==> flow/design.v (excerpt) <==
module complex_multiplier#(parameter INPUT_DATA_WIDTH = 16)
    (
        input  wire                                    i_clk,
        input  wire                                    i_rst,
        input  wire signed [INPUT_DATA_WIDTH-1:0]      i_real_h,
        input  wire signed [INPUT_DATA_WIDTH-1:0]      i_imag_h,
        input  wire signed [INPUT_DATA_WIDTH-1:0]      i_real_y,
        input  wire signed [INPUT_DATA_WIDTH-1:0]      i_imag_y,
        output reg  signed [INPUT_DATA_WIDTH*2:0]      o_real,
        output reg  signed [INPUT_DATA_WIDTH*2:0]      o_imag
    );
Settings: LEC_CHECK=0, CAP_MARGIN=20, CORE_MARGIN=2, CORE_UTILIZATION=72, CTS_CLUSTER_DIAMETER=269, CTS_CLUSTER_SIZE=93, PLACE_DENSITY=0.39, SLEW_MARGIN=20, TNS_END_PERCENT=5; clock period 5.24 ns.
run.sh (not shown) runs the stock make flow with config.mk's settings and CLKGATE_MAP_FILE=.
The first run produced a layout that fails on negative setup slack.
Rerun with:
- CORE_UTILIZATION: 72 -> 40
- CTS_CLUSTER_DIAMETER: 269 -> default
- CTS_CLUSTER_SIZE: 93 -> default
- PLACE_DENSITY: 0.39 -> default
- TNS_END_PERCENT: 5 -> default
- clock period: 5.24 -> 10.0 ns (I/O delays scaled with it)
=>
- With this change the flow passed the timing, DRC and antenna checks
- design area went down by about a fifth
- worst setup slack gains 2.8 ns
- first-iteration DRC count went down by well over a third
- flip-flop count is unchanged
- via count went down by about a fifth
- routed wire length went down by a quarter to a third
- global-route usage went down by 26 points
- synthesized area does not change
Rerun with:
- clock period: 10.0 -> 5.42 ns (I/O delays scaled with it)
Outcome:
- The changed run completed, yet does not pass: negative setup slack
- critical path depth came out higher by 2
- count of clock-buffer cells in the layout fell by 1
- worst setup slack loses 2.1 ns
Rerun with:
- CORE_UTILIZATION: 40 -> 48
- CTS_CLUSTER_DIAMETER: default -> 228
- GPL_TIMING_DRIVEN: default -> 1
- PLACE_DENSITY: default -> 0.77
- clock period: 5.42 -> 12.1 ns (I/O delays scaled with it)
Now the flow passed the timing, DRC and antenna checks.
Cell area came out lower by 22%.
Non-clock buffer count drops by 943.
Setup slack improves by 3.7 ns.
Cell count is lower by 16%.
Area after synthesis stays the same.
Wire length goes down by 22%.

* * *

## run 1
complex_multiplier again, from the RTL that the note above started with.
## complex_multiplier
module complex_multiplier#(parameter INPUT_DATA_WIDTH = 16)
    (
        input  wire                                    i_clk,
        input  wire                                    i_rst,
        input  wire signed [INPUT_DATA_WIDTH-1:0]      i_real_h,
        input  wire signed [INPUT_DATA_WIDTH-1:0]      i_imag_h,
        input  wire signed [INPUT_DATA_WIDTH-1:0]      i_real_y,
        input  wire signed [INPUT_DATA_WIDTH-1:0]      i_imag_y,
        output reg  signed [INPUT_DATA_WIDTH*2:0]      o_real,
        output reg  signed [INPUT_DATA_WIDTH*2:0]      o_imag
    );
clock: 10.0 ns
lec_check: 0
cap_margin: 20
core_margin: 10
core_utilization: 61
cts_cluster_diameter: 336
cts_cluster_size: 100
hold_slack_margin: 0.3
slew_margin: 20
tns_end_percent: 5
Having completed the whole flow, run 1 delivered a layout that passed the timing, DRC and antenna checks.
Inputs modified between run 1 and run 2:
# run 1
export LEC_CHECK = 0
export CAP_MARGIN = 20
export CORE_MARGIN = 10
export CORE_UTILIZATION = 61
export CTS_CLUSTER_DIAMETER = 336
export CTS_CLUSTER_SIZE = 100
export HOLD_SLACK_MARGIN = 0.3
export SLEW_MARGIN = 20
export TNS_END_PERCENT = 5
create_clock -name core_clock -period 10.0 [get_ports {i_clk}]
# run 2
export LEC_CHECK = 0
export CAP_MARGIN = 20
export CORE_MARGIN = 2
export CORE_UTILIZATION = 72
export MAX_ROUTING_LAYER = met4
export PLACE_DENSITY = 0.95
export SLEW_MARGIN = 20
export TNS_END_PERCENT = 5
create_clock -name core_clock -period 6.89 [get_ports {i_clk}]
Results
- Status: run 2 FAILED at global routing (5_1_grt) (tool error)
- Of run 1 and run 2, run 2 shows the higher number of gates given a new drive strength after cts, with run 1 below it.
- Run 2 and run 1 ended up with roughly the same number of synthesized flops with an enable pin.
- Run 1 -> run 2: number of buffers added by the clock tree synthesis step delta 0, exact match
- Comparing run 2 against run 1, there is no change at all in average cell area after synthesis.
- Going from run 1 to run 2, row count shrank by a little under 10%.
- When run 2 is set beside run 1, its effective utilization at floorplan turns out to be 11 points larger.
- Going from run 1 to run 2, buffers inserted during post-CTS setup optimization grows by 177.
- Diff run 1 and run 2: number of instances in the placed design lower in run 1
- Against run 1, run 2 comes in 24% lower on die area.
> inputs changed (run 2 -> run 3)
# run 2
export LEC_CHECK = 0
export CAP_MARGIN = 20
export CORE_MARGIN = 2
export CORE_UTILIZATION = 72
export MAX_ROUTING_LAYER = met4
export PLACE_DENSITY = 0.95
export SLEW_MARGIN = 20
export TNS_END_PERCENT = 5
create_clock -name core_clock -period 6.89 [get_ports {i_clk}]
# run 3
export LEC_CHECK = 0
export CAP_MARGIN = 40
export CORE_MARGIN = 2
export CORE_UTILIZATION = 72
export MAX_ROUTING_LAYER = met4
export PLACE_DENSITY = 0.7
export SLEW_MARGIN = 20
create_clock -name core_clock -period 6.88 [get_ports {i_clk}]
### Flow results
Synthesized chip area reported by yosys came out exactly the same in run 3 and run 2.
As far as synthesized cell count goes, run 2 and run 3 are indistinguishable; the numbers are identical.
The flow ran to completion for all of run 2 and run 3 but run 2, which stopped partway.
No final results exist for run 2, since it was stopped by error GRT-0116 during global routing (5_1_grt).
Status run 3: flow complete, layout not clean - setup timing
From run 2 to run 3, die size did not move at all.
Run 3 vs run 2 — post-CTS setup-driven buffer insertion count dropped by more than a quarter

* * *

complex_multiplier again, from the RTL that the note above started with.
export LEC_CHECK = 0
export CAP_MARGIN = 20
export CELL_PAD_IN_SITES_GLOBAL_PLACEMENT = 1
export CORE_ASPECT_RATIO = 1.51
export CORE_MARGIN = 4
export CORE_UTILIZATION = 62
export CTS_CLUSTER_DIAMETER = 330
export CTS_CLUSTER_SIZE = 54
export GPL_TIMING_DRIVEN = 0
export PLACE_DENSITY_LB_ADDON = 0.26
export SETUP_SLACK_MARGIN = -0.57
export SLEW_MARGIN = 5
export TNS_END_PERCENT = 15
create_clock -name core_clock -period 5.8 [get_ports {i_clk}]
The first run ran to the end with violations: setup timing.
Change:
Settings changed: CORE_ASPECT_RATIO 1.51 to default, CORE_MARGIN 4 to 8, CORE_UTILIZATION 62 to 48, PLACE_DENSITY_LB_ADDON 0.26 to default.
What happened:
- The new run completed, yet does not pass: setup timing
- wire length is higher by 6.4%
- die area is higher by 35%
- setup slack is worse by 0.030 ns
- core utilization is lower by 15 points
Change:
Settings changed: ABC_AREA from default to 1, CELL_PAD_IN_SITES_DETAIL_PLACEMENT from default to 2, CORE_ASPECT_RATIO from default to 1.69, CORE_UTILIZATION 48 to 52, CTS_CLUSTER_DIAMETER 330 to default, GPL_TIMING_DRIVEN 0 to default, SETUP_SLACK_MARGIN -0.57 to 0.67, SLEW_MARGIN 5 to 25, TNS_END_PERCENT 15 to default.
Clock period 5.8 ns to 14.3 ns, I/O delays scaled along.
=> The new run died in detailed placement; synthesized area grows by 11%; die size grows by 2.7%; synthesized cell count grows by 40%.
Change:
Settings changed: ABC_AREA 1 to default, CELL_PAD_IN_SITES_DETAIL_PLACEMENT 2 to default, CORE_ASPECT_RATIO 1.69 to default, CORE_MARGIN 8 to 2, CORE_UTILIZATION 52 to 65, SETUP_SLACK_MARGIN 0.67 to 1.64, SLEW_MARGIN 25 to 15.
Clock period 14.3 ns to 5.55 ns, I/O delays scaled along.
With this change the flow finished but failed the layout checks on setup timing.
Die size went down by a quarter to a third.
Area after synthesis went down by roughly a tenth.
Synthesized cell count went down by a quarter to a third.
Change:
Settings changed: ABC_AREA from default to 1, CELL_PAD_IN_SITES_GLOBAL_PLACEMENT 1 to default, CORE_UTILIZATION 65 to 72, CTS_CLUSTER_SIZE 54 to default, SETUP_SLACK_MARGIN 1.64 to default, SLEW_MARGIN 15 to 20.
Clock period 5.55 ns to 10.9 ns, I/O delays scaled along.
Result: The changed run finished clean; wire length falls by about 9%; design area went down by about 12%; final cell count went up by 16%; core utilization decreases by 11 points.
